## try-zinc
## rgb2dvi
module rgb2dvi (
    input  wire        PixelClk,
    input  wire [23:0] vid_pData,
    input  wire        vid_pVDE,
    input  wire        vid_pHSync,
    input  wire        vid_pVSync,
    output wire [9:0]  pDataOutRaw0,    
    output wire [9:0]  pDataOutRaw1,    
    output wire [9:0]  pDataOutRaw2     
);
TMDS_Encoder DataEncoder0 (
    .PixelClk(PixelClk), .pDataOutRaw(pDataOutRaw0),
    .pDataOut(vid_pData[15:8]), .pC0(vid_pHSync), .pC1(vid_pVSync), .pVde(vid_pVDE));
TMDS_Encoder DataEncoder1 (
    .PixelClk(PixelClk), .pDataOutRaw(pDataOutRaw1),
    .pDataOut(vid_pData[7:0]), .pC0(1'b0), .pC1(1'b0), .pVde(vid_pVDE));
TMDS_Encoder DataEncoder2 (
    .PixelClk(PixelClk), .pDataOutRaw(pDataOutRaw2),
    .pDataOut(vid_pData[23:16]), .pC0(1'b0), .pC1(1'b0), .pVde(vid_pVDE));
endmodule
For scale: ~720 cells after synthesis, ~140 flip-flops, roughly 58 I/O pins, roughly 0.0073 mm2 of cells after synthesis.
make LEC_CHECK=0 CAP_MARGIN=40 CELL_PAD_IN_SITES_GLOBAL_PLACEMENT=0 CORE_ASPECT_RATIO=1.25 CORE_MARGIN=2 CORE_UTILIZATION=72 CTS_CLUSTER_DIAMETER=287 GPL_ROUTABILITY_DRIVEN=1 PLACE_DENSITY=0.65 SETUP_SLACK_MARGIN=0.01 SLEW_MARGIN=35 finish   # period 3.42 ns
run.sh (not shown) runs the stock make flow with config.mk's settings and CLKGATE_MAP_FILE=.
Although it ran to completion, try-zinc produced a layout that fails the final checks because of setup timing.
For try-fjord, these inputs were changed with respect to try-zinc:
- SETUP_SLACK_MARGIN removed (was 0.01)
- CTS_CLUSTER_DIAMETER removed (was 287)
- SLEW_MARGIN changed from 35 to 20
- CAP_MARGIN changed from 40 to 20
- GPL_ROUTABILITY_DRIVEN removed (was 1)
- CORE_ASPECT_RATIO removed (was 1.25)
- ABC_AREA newly set to 1
- CELL_PAD_IN_SITES_GLOBAL_PLACEMENT removed (was 0)
- PLACE_DENSITY removed (was 0.65)
- the clock period (ns, I/O delays scaled along) changed from 3.42 to 4.05
==> results <==
Area of the die, try-fjord and try-zinc: higher on try-fjord
First element of the critical path: DataEncoder0.n1d_1[0]$_DFF_P_ -> try-zinc, DataEncoder0.pDataOut_1[0]$_DFF_P_ -> try-fjord
Area share of and/or/nand/nor cells after synthesis, try-fjord and try-zinc, lower one = try-zinc.
On count of clock-net buffers in the final layout: try-fjord sits above try-zinc.
Of try-fjord and try-zinc, the run reporting the lower inverter count of the layout excluding clock inverters was try-zinc.
Compared with try-zinc, try-fjord shows a lower xor/xnor share of the synthesized area.
Comparing try-fjord and try-zinc, the higher number of standard cells in the layout, taps in and fillers out was measured on try-fjord.
Sort try-fjord and try-zinc by core utilization desc -> top: try-zinc
STATUS run=try-fjord STAGES=ALL_DONE FINAL_CHECKS=FAILED CAUSE=setup timing
Input changes introduced in try-tundra (baseline for comparison: try-fjord):
- CTS_CLUSTER_DIAMETER: unset -> 29
- SETUP_SLACK_MARGIN: unset -> 0.78
- ABC_AREA: 1 -> unset
- the clock period (ns, I/O delays scaled along): 4.05 -> 3.18
[summary]
- Compared with try-fjord, try-tundra shows a lower post-placement worst setup slack.
- Core outline area for try-tundra is lower than for try-fjord.
- Note that the synthesized area per cell recorded for try-tundra amounts to 1.19 times the value seen in try-fjord.
- The total die size reported for try-tundra is smaller than that of try-fjord by 4.9%.
- try-tundra failed in clock tree synthesis (4_1_cts) with DPL-0038.
Relative to try-tundra, the following input files were edited for try-amber:
- CTS_CLUSTER_DIAMETER no longer set, was 29
- CORE_UTILIZATION now 8, was 72
- SETUP_SLACK_MARGIN no longer set, was 0.78
- the clock period (ns, I/O delays scaled along) now 4.05, was 3.18
Results
Apart from try-tundra, each of try-amber and try-tundra ends the flow with a layout that passes the timing, design-rule and antenna checks. FAIL try-tundra @ clock tree synthesis (4_1_cts): tool exited with error. Relative to try-tundra, overall chip area has increased by 0.083 mm2 in try-amber. The number of placement rows number comes out higher for try-amber vs try-tundra. Pre-CTS setup slack in try-amber is 0.62 ns higher than in try-tundra. try-amber ends up with higher area of the core than try-tundra does. The gate count after technology mapping was comparable across try-amber and try-tundra. Comparing try-tundra against try-amber, there is no change at all in number of nets at floorplan. Diff try-amber..try-tundra | synthesized area | unchanged. In terms of post-synthesis average cell area, try-tundra and try-amber differ only marginally. The placed instance count reported for try-amber is greater than that of try-tundra by about 110%.
Changes in try-raven relative to try-amber:
- changing CORE_UTILIZATION from 8 to 64
- changing the clock period (ns, I/O delays scaled along) from 4.05 to 2.11
[summary]
- Re area fraction in and, or, nand and nor cells after synthesis: no difference whatsoever between try-raven and try-amber.
- Post-placement cell count, try-raven vs try-amber: down by more than a quarter
- Between try-amber and try-raven, chip height decreased.
- Status(try-raven) = ERROR, stage = global routing (5_1_grt)
- The area of the core of try-raven is lower than that of try-amber.
- As far as post-synthesis average cell area goes, try-amber and try-raven are indistinguishable; the numbers are identical.

---

The RTL this note starts from:
==> flow/design.v <==
module TMDS_Encoder (
    input  wire       PixelClk,
    output reg  [9:0] pDataOutRaw,    
    input  wire [7:0] pDataOut,       
    input  wire       pC0,
    input  wire       pC1,
    input  wire       pVde
);
localparam [9:0] kCtlTkn0 = 10'b1101010100;
localparam [9:0] kCtlTkn1 = 10'b0010101011;
localparam [9:0] kCtlTkn2 = 10'b0101010100;
localparam [9:0] kCtlTkn3 = 10'b1010101011;
function [3:0] sum_bits8;
    input [7:0] u;
    integer i;
    begin
        sum_bits8 = 4'd0;
        for (i = 0; i < 8; i = i + 1)
            sum_bits8 = sum_bits8 + {3'b000, u[i]};
    end
endfunction
reg  [7:0] pDataOut_1;
reg  [3:0] n1d_1;
reg        pC0_1, pC1_1, pVde_1;
reg  [8:0] q_m_2;
reg  [3:0] n1q_m_2, n0q_m_2;
reg        pC0_2, pC1_2, pVde_2;
reg  signed [4:0] cnt_t_3;
wire [8:0] q_m_xor_1, q_m_xnor_1, q_m_1;
wire [3:0] n1q_m_1;
always @(posedge PixelClk) begin
    pVde_1     <= pVde;
    n1d_1      <= sum_bits8(pDataOut);
    pDataOut_1 <= pDataOut;
    pC0_1      <= pC0;
    pC1_1      <= pC1;
end
assign q_m_xor_1[0]  = pDataOut_1[0];
assign q_m_xnor_1[0] = pDataOut_1[0];
genvar gi;
generate
    for (gi = 1; gi < 8; gi = gi + 1) begin : encode
        assign q_m_xor_1[gi]  = q_m_xor_1[gi-1] ^ pDataOut_1[gi];
        assign q_m_xnor_1[gi] = ~(q_m_xnor_1[gi-1] ^ pDataOut_1[gi]);
    end
endgenerate
assign q_m_xor_1[8]  = 1'b1;
assign q_m_xnor_1[8] = 1'b0;
assign q_m_1 = (n1d_1 > 4'd4 || (n1d_1 == 4'd4 && pDataOut_1[0] == 1'b0)) ?
               q_m_xnor_1 : q_m_xor_1;
assign n1q_m_1 = sum_bits8(q_m_1[7:0]);
always @(posedge PixelClk) begin
    n1q_m_2 <= n1q_m_1;
    n0q_m_2 <= 4'd8 - n1q_m_1;
    q_m_2   <= q_m_1;
    pC0_2   <= pC0_1;
    pC1_2   <= pC1_1;
    pVde_2  <= pVde_1;
end
wire cond_balanced_2     = (cnt_t_3 == 5'sd0) || (n1q_m_2 == 4'd4);
wire cond_not_balanced_2 = (cnt_t_3 > 5'sd0 && n1q_m_2 > 4'd4) ||
                           (cnt_t_3 < 5'sd0 && n1q_m_2 < 4'd4);
wire [9:0] control_token_2 = (!pC1_2 && !pC0_2) ? kCtlTkn0 :
                             (!pC1_2 &&  pC0_2) ? kCtlTkn1 :
                             ( pC1_2 && !pC0_2) ? kCtlTkn2 :
                                                  kCtlTkn3;
wire [9:0] q_out_2 =
    !pVde_2                            ? control_token_2 :
    (cond_balanced_2 && !q_m_2[8])     ? {~q_m_2[8], q_m_2[8], ~q_m_2[7:0]} :
    (cond_balanced_2 &&  q_m_2[8])     ? {~q_m_2[8], q_m_2[8],  q_m_2[7:0]} :
    cond_not_balanced_2                ? {1'b1,      q_m_2[8], ~q_m_2[7:0]} :
                                         {1'b0,      q_m_2[8],  q_m_2[7:0]};
wire signed [4:0] dc_bias_2 = $signed({1'b0, n0q_m_2}) - $signed({1'b0, n1q_m_2});
wire signed [4:0] cnt_t_2 =
    !pVde_2                        ? 5'sd0 :
    (cond_balanced_2 && !q_m_2[8]) ? cnt_t_3 + dc_bias_2 :
    (cond_balanced_2 &&  q_m_2[8]) ? cnt_t_3 - dc_bias_2 :
    cond_not_balanced_2            ? cnt_t_3 + $signed({3'b000,  q_m_2[8], 1'b0}) + dc_bias_2 :
                                     cnt_t_3 - $signed({3'b000, ~q_m_2[8], 1'b0}) - dc_bias_2;
always @(posedge PixelClk) begin
    cnt_t_3     <= cnt_t_2;
    pDataOutRaw <= q_out_2;    
end
endmodule
module rgb2dvi (
    input  wire        PixelClk,
    input  wire [23:0] vid_pData,
    input  wire        vid_pVDE,
    input  wire        vid_pHSync,
    input  wire        vid_pVSync,
    output wire [9:0]  pDataOutRaw0,    
    output wire [9:0]  pDataOutRaw1,    
    output wire [9:0]  pDataOutRaw2     
);
TMDS_Encoder DataEncoder0 (
    .PixelClk(PixelClk), .pDataOutRaw(pDataOutRaw0),
    .pDataOut(vid_pData[15:8]), .pC0(vid_pHSync), .pC1(vid_pVSync), .pVde(vid_pVDE));
TMDS_Encoder DataEncoder1 (
    .PixelClk(PixelClk), .pDataOutRaw(pDataOutRaw1),
    .pDataOut(vid_pData[7:0]), .pC0(1'b0), .pC1(1'b0), .pVde(vid_pVDE));
TMDS_Encoder DataEncoder2 (
    .PixelClk(PixelClk), .pDataOutRaw(pDataOutRaw2),
    .pDataOut(vid_pData[23:16]), .pC0(1'b0), .pC1(1'b0), .pVde(vid_pVDE));
endmodule
Settings: LEC_CHECK=0, ABC_AREA=1, CAP_MARGIN=35, CORE_MARGIN=2, CORE_UTILIZATION=72, CTS_CLUSTER_SIZE=15, PLACE_DENSITY_LB_ADDON=0.25, SETUP_SLACK_MARGIN=-0.26, SLEW_MARGIN=20; clock period 2.62 ns.
The starting point never finished: it broke off in clock tree synthesis on DPL-0033.
Change:
==> flow/config.mk (replaced) <==
export PLATFORM = sky130hd
export DESIGN_NAME = rgb2dvi
export DESIGN_NICKNAME = rgb2dvi
export VERILOG_FILES = /design/flow/design.v
export SDC_FILE = /design/flow/constraint.sdc
export NUM_CORES = 4
export LEC_CHECK = 0
export CAP_MARGIN = 40
export CORE_MARGIN = 2
export CORE_UTILIZATION = 72
export PLACE_DENSITY = 0.41
export SETUP_SLACK_MARGIN = -0.19
export SLEW_MARGIN = 20
==> flow/constraint.sdc (replaced) <==
create_clock -name core_clock -period 3.18 [get_ports {PixelClk}]
set_input_delay 0.6360 -clock core_clock [delete_from_list [all_inputs] [get_ports {PixelClk}]]
set_output_delay 0.6360 -clock core_clock [all_outputs]
set_load 0.01 [all_outputs]
Result:
- The changed run produced a layout that fails on negative setup slack
- area after synthesis went down by 5.1%
- synthesized cell count went down by 21%
- die area went down by 4.9%
Change:
--- a/flow/config.mk
+++ b/flow/config.mk
@@ -10,4 +10,3 @@
 export CORE_UTILIZATION = 72
-export PLACE_DENSITY = 0.41
-export SETUP_SLACK_MARGIN = -0.19
+export SETUP_SLACK_MARGIN = 0.81
 export SLEW_MARGIN = 20
With this change the flow did not get past clock tree synthesis.
Die size does not change.
Area after synthesis does not change.
Synthesized cell count does not change.
Change:
--- a/flow/config.mk
+++ b/flow/config.mk
@@ -7,6 +7,7 @@
 export LEC_CHECK = 0
-export CAP_MARGIN = 40
+export CAP_MARGIN = 20
 export CORE_MARGIN = 2
-export CORE_UTILIZATION = 72
-export SETUP_SLACK_MARGIN = 0.81
+export CORE_UTILIZATION = 68
+export CTS_CLUSTER_DIAMETER = 29
+export SETUP_SLACK_MARGIN = 0.84
 export SLEW_MARGIN = 20
Outcome:
- The changed run stopped in global routing
- area after synthesis is unchanged
- synthesized cell count stays the same
- die size rises by 5.7%

---

Setup of oak:
Starts from the design.v that is shown in full above.
Settings: LEC_CHECK=0, CAP_MARGIN=20, CORE_ASPECT_RATIO=0.5, CORE_MARGIN=2, CORE_UTILIZATION=59, SLEW_MARGIN=20, TNS_END_PERCENT=5; clock period 4.0 ns.
Setup changes, oak to pine
# oak
export LEC_CHECK = 0
export CAP_MARGIN = 20
export CORE_ASPECT_RATIO = 0.5
export CORE_MARGIN = 2
export CORE_UTILIZATION = 59
export SLEW_MARGIN = 20
export TNS_END_PERCENT = 5
create_clock -name core_clock -period 4.0 [get_ports {PixelClk}]
# pine
export LEC_CHECK = 0
export ABC_AREA = 1
export CAP_MARGIN = 20
export CORE_ASPECT_RATIO = 2.0
export CORE_MARGIN = 2
export CORE_UTILIZATION = 35
export CTS_CLUSTER_DIAMETER = 324
export CTS_CLUSTER_SIZE = 98
export PLACE_DENSITY = 0.36
export SLEW_MARGIN = 10
export TNS_END_PERCENT = 10
create_clock -name core_clock -period 4.0 [get_ports {PixelClk}]
==> results <==
pine: full flow OK, the timing, design-rule and antenna checks passed
Compared with oak, in pine cell area rose by 590 µm², pre-placement core utilization saw a decrease, area of the synthesized netlist per yosys stat now sits higher, area taken by multi-input logic gates moved up.
Looking at first-pass GRT wire length, pine sits 35% above oak.
Compared with oak, pine shows a sequential share of layout area that is 1.9 points lower.
The higher sum of routed wire length over all layers came out of pine.
What oak reported for number of combinational gates with multiple inputs has to be multiplied by 1.3 to get the figure for pine.
Here is what was changed in the inputs of birch compared with pine.
# pine
export LEC_CHECK = 0
export ABC_AREA = 1
export CAP_MARGIN = 20
export CORE_ASPECT_RATIO = 2.0
export CORE_MARGIN = 2
export CORE_UTILIZATION = 35
export CTS_CLUSTER_DIAMETER = 324
export CTS_CLUSTER_SIZE = 98
export PLACE_DENSITY = 0.36
export SLEW_MARGIN = 10
export TNS_END_PERCENT = 10
create_clock -name core_clock -period 4.0 [get_ports {PixelClk}]
# birch
export LEC_CHECK = 0
export CAP_MARGIN = 20
export CORE_ASPECT_RATIO = 0.5
export CORE_MARGIN = 2
export CORE_UTILIZATION = 40
export CTS_CLUSTER_DIAMETER = 169
export CTS_CLUSTER_SIZE = 99
export SLEW_MARGIN = 20
export TNS_END_PERCENT = 5
create_clock -name core_clock -period 4.0 [get_ports {PixelClk}]
Notes after the runs:
On area after synthesis: between pine and birch, it ends up higher for pine. Side by side, share of the synthesized netlist area taken by xor and xnor gates turned out higher in birch than in pine. Wire length of the first global-routing pass | birch below pine. Routed wire length: birch < pine. Cmp pine and birch / endpoint arrival time on the critical path / higher: pine. Worst slack at placement for birch is higher than for pine. Taking pine as the reference point, the vertical die dimension of birch falls by about 53%. Compared with pine, birch shows length of routed wiring on met1 higher by 590 µm. Against pine, synthesized instance count in birch fell by more than 10%. On worst path setup slack after routing: between pine and birch, it ends up lower for birch.
Edits applied to the flow inputs when going from birch to maple:
# birch
export LEC_CHECK = 0
export CAP_MARGIN = 20
export CORE_ASPECT_RATIO = 0.5
export CORE_MARGIN = 2
export CORE_UTILIZATION = 40
export CTS_CLUSTER_DIAMETER = 169
export CTS_CLUSTER_SIZE = 99
export SLEW_MARGIN = 20
export TNS_END_PERCENT = 5
create_clock -name core_clock -period 4.0 [get_ports {PixelClk}]
# maple
export LEC_CHECK = 0
export CAP_MARGIN = 20
export CORE_ASPECT_RATIO = 0.5
export CORE_MARGIN = 2
export CORE_UTILIZATION = 40
export PLACE_DENSITY = 0.45
export SLEW_MARGIN = 20
create_clock -name core_clock -period 4.0 [get_ports {PixelClk}]
## What came out
- [compare] base=birch new=maple: design area held, final sequential cell count now sits at about the same level.
- Status: time the worst path needs with I/O delays and setup parity (birch, maple)
- The count of multi-input gates on birch is in line with that on maple.
- Least setup slack across all paths after layout essentially unchanged between maple and birch.
- The proportion of cell area occupied by registers of maple and that of birch are within noise of each other.
- Re relative slew slack: birch was higher than maple.
- In the tables for birch and maple, global-route usage reads higher with maple.
The following lists how cedar was set up differently from maple:
# maple
export LEC_CHECK = 0
export CAP_MARGIN = 20
export CORE_ASPECT_RATIO = 0.5
export CORE_MARGIN = 2
export CORE_UTILIZATION = 40
export PLACE_DENSITY = 0.45
export SLEW_MARGIN = 20
create_clock -name core_clock -period 4.0 [get_ports {PixelClk}]
# cedar
export LEC_CHECK = 0
export CAP_MARGIN = 20
export CORE_MARGIN = 2
export CORE_UTILIZATION = 40
export SLEW_MARGIN = 20
create_clock -name core_clock -period 3.8 [get_ports {PixelClk}]
--- outcome ---
- Changes observed in cedar relative to maple: vertical die dimension +about 40%, via count +3.2%, core area +about 1.9%, register-to-register slack -50 ps.
- cedar ends up with higher logic area than maple does.
- In terms of cell count in the Yosys report, maple and cedar differ only marginally.
- Wire length of the first global-routing pass down 0.85% in cedar wrt maple
- cedar vs maple, setup slack went down by 47 ps.
- Synthesis-to-layout area growth for cedar: 1.6 points up relative to maple
- Utilization maple -> cedar: down
- When cedar is measured against maple, its fmax turns out 4.2% higher.
